// fixed_point_alu
module fixed_point_alu (
    input clk,
    input rst,
    input [1:0] op,           
    input signed [15:0] a,    
    input signed [15:0] b,    
    output reg signed [23:0] out,   
    output reg overflow       
);
Size in the first run: roughly 61 I/O pins, roughly 0.029 mm² of cells after synthesis.
clock: 34.2 ns
lec_check: 0
abc_area: 1
cap_margin: 20
core_aspect_ratio: 1.37
core_margin: 2
core_utilization: 71
cts_cluster_diameter: 332
cts_cluster_size: 96
slew_margin: 20
run.sh (not shown) runs the stock make flow with config.mk's settings and CLKGATE_MAP_FILE=.
The starting point failed in clock tree synthesis.
Change:
Settings changed: ABC_AREA 1 to default, CORE_ASPECT_RATIO 1.37 to default, CORE_UTILIZATION 71 to 40, CTS_CLUSTER_DIAMETER 332 to default, CTS_CLUSTER_SIZE 96 to default.
Clock period 34.2 ns to 60.0 ns, I/O delays scaled along.
=>
- Now the flow completed without violations
- die size grows by about 80%
- synthesized cell count shrinks by 8.5%
- synthesized area grows by 2.7%
Change:
Settings changed: ABC_AREA from default to 1, CORE_UTILIZATION 40 to 62, CTS_CLUSTER_SIZE from default to 96.
Clock period 60.0 ns to 34.2 ns, I/O delays scaled along.
Result: The new run never finished: it broke off in global routing. Die area shrinks by about 37%. Synthesized area shrinks by about 2.6%. Synthesized cell count grows by 9.3%.

========
Setup of job 101:
fixed_point_alu again, from the RTL that the note above started with.
Settings: LEC_CHECK=0, ABC_AREA=1, CAP_MARGIN=20, CORE_MARGIN=2, CORE_UTILIZATION=68, CTS_CLUSTER_DIAMETER=381, CTS_CLUSTER_SIZE=98, SLEW_MARGIN=20, TNS_END_PERCENT=15; clock period 70.3 ns.
Edits applied to the flow inputs when going from job 101 to job 102:
- CTS_CLUSTER_DIAMETER now 190, was 381
- TNS_END_PERCENT no longer set, was 15
- CTS_CLUSTER_SIZE now 24, was 98
- CORE_UTILIZATION now 70, was 68
- the clock period (ns, I/O delays scaled along) now 13.1, was 70.3
Findings:
Job 102: DPL-0033 in clock tree synthesis -> run aborted. On job 102: starting density of the core is 2.0 points higher than what job 101 gave. Job 102 against job 101: placement-stage cell area has increased, number of standard cells reported by yosys about even, count of unique library cells instantiated by Yosys neither gained nor lost much, number of placement rows now sits lower.
### job 102 -> job 103
- HOLD_SLACK_MARGIN newly set to 0.23
- SETUP_SLACK_MARGIN newly set to 1.62
- ABC_AREA changed from 1 to 0
The flow ended early for job 103: it failed with a tool error in clock tree synthesis. Re summed standard-cell area reported by yosys: job 102 and job 103 aren't equal, and the lower value belongs to job 102. Between job 103 and job 102, it is job 103 whose die area is higher, by 2.7%. The half-perimeter wire length after placement of job 103 was inferior to that of job 102. Job 103 vs. job 102: adder-cell share of the synthesized area went down by 0.93 points. Per the comparison of job 103 with job 102, proportion of register bits with asynchronous set or reset after synthesis closely matched the old numbers, xor and xnor area share after synthesis went up.

========
fixed_point_alu again, from the RTL that the note above started with.
Settings: LEC_CHECK=0, ABC_AREA=1, CAP_MARGIN=20, CORE_MARGIN=2, CORE_UTILIZATION=65, CTS_CLUSTER_DIAMETER=50, PLACE_DENSITY_LB_ADDON=0.04, SETUP_SLACK_MARGIN=-1.31, SLEW_MARGIN=20, TNS_END_PERCENT=35; clock period 54.5 ns.
The baseline ended with an error in 5_1_grt.
Next try:
--- a/flow/config.mk
+++ b/flow/config.mk
@@ -10,7 +10,4 @@
 export CORE_MARGIN = 2
-export CORE_UTILIZATION = 65
-export CTS_CLUSTER_DIAMETER = 50
-export PLACE_DENSITY_LB_ADDON = 0.04
-export SETUP_SLACK_MARGIN = -1.31
+export CORE_UTILIZATION = 68
+export CTS_CLUSTER_SIZE = 98
 export SLEW_MARGIN = 20
-export TNS_END_PERCENT = 35
==> flow/constraint.sdc (replaced) <==
create_clock -name core_clock -period 78.6 [get_ports {clk}]
set_input_delay 15.7200 -clock core_clock [delete_from_list [all_inputs] [get_ports {clk}]]
set_output_delay 15.7200 -clock core_clock [all_outputs]
set_load 0.01 [all_outputs]
Effect: The changed run went through all stages and came out clean. Die area drops by a few percent. Synthesized area is unchanged. Synthesized cell count stays the same.
Next try:
--- a/flow/config.mk
+++ b/flow/config.mk
@@ -7,7 +7,5 @@
 export LEC_CHECK = 0
-export ABC_AREA = 1
 export CAP_MARGIN = 20
 export CORE_MARGIN = 2
-export CORE_UTILIZATION = 68
-export CTS_CLUSTER_SIZE = 98
+export CORE_UTILIZATION = 40
 export SLEW_MARGIN = 20
==> flow/constraint.sdc (replaced) <==
create_clock -name core_clock -period 59.0 [get_ports {clk}]
set_input_delay 11.8000 -clock core_clock [delete_from_list [all_inputs] [get_ports {clk}]]
set_output_delay 11.8000 -clock core_clock [all_outputs]
set_load 0.01 [all_outputs]
After rerunning: The changed run passed the timing, design-rule and antenna checks. Wire length rises by 38%. Area after synthesis went up by 2.7%. Setup slack loses 4800 ps. Final cell count rises by 5.1%. Via count went up by 11%. Design area came out higher by 17%. Hold slack loses 3900 ps.
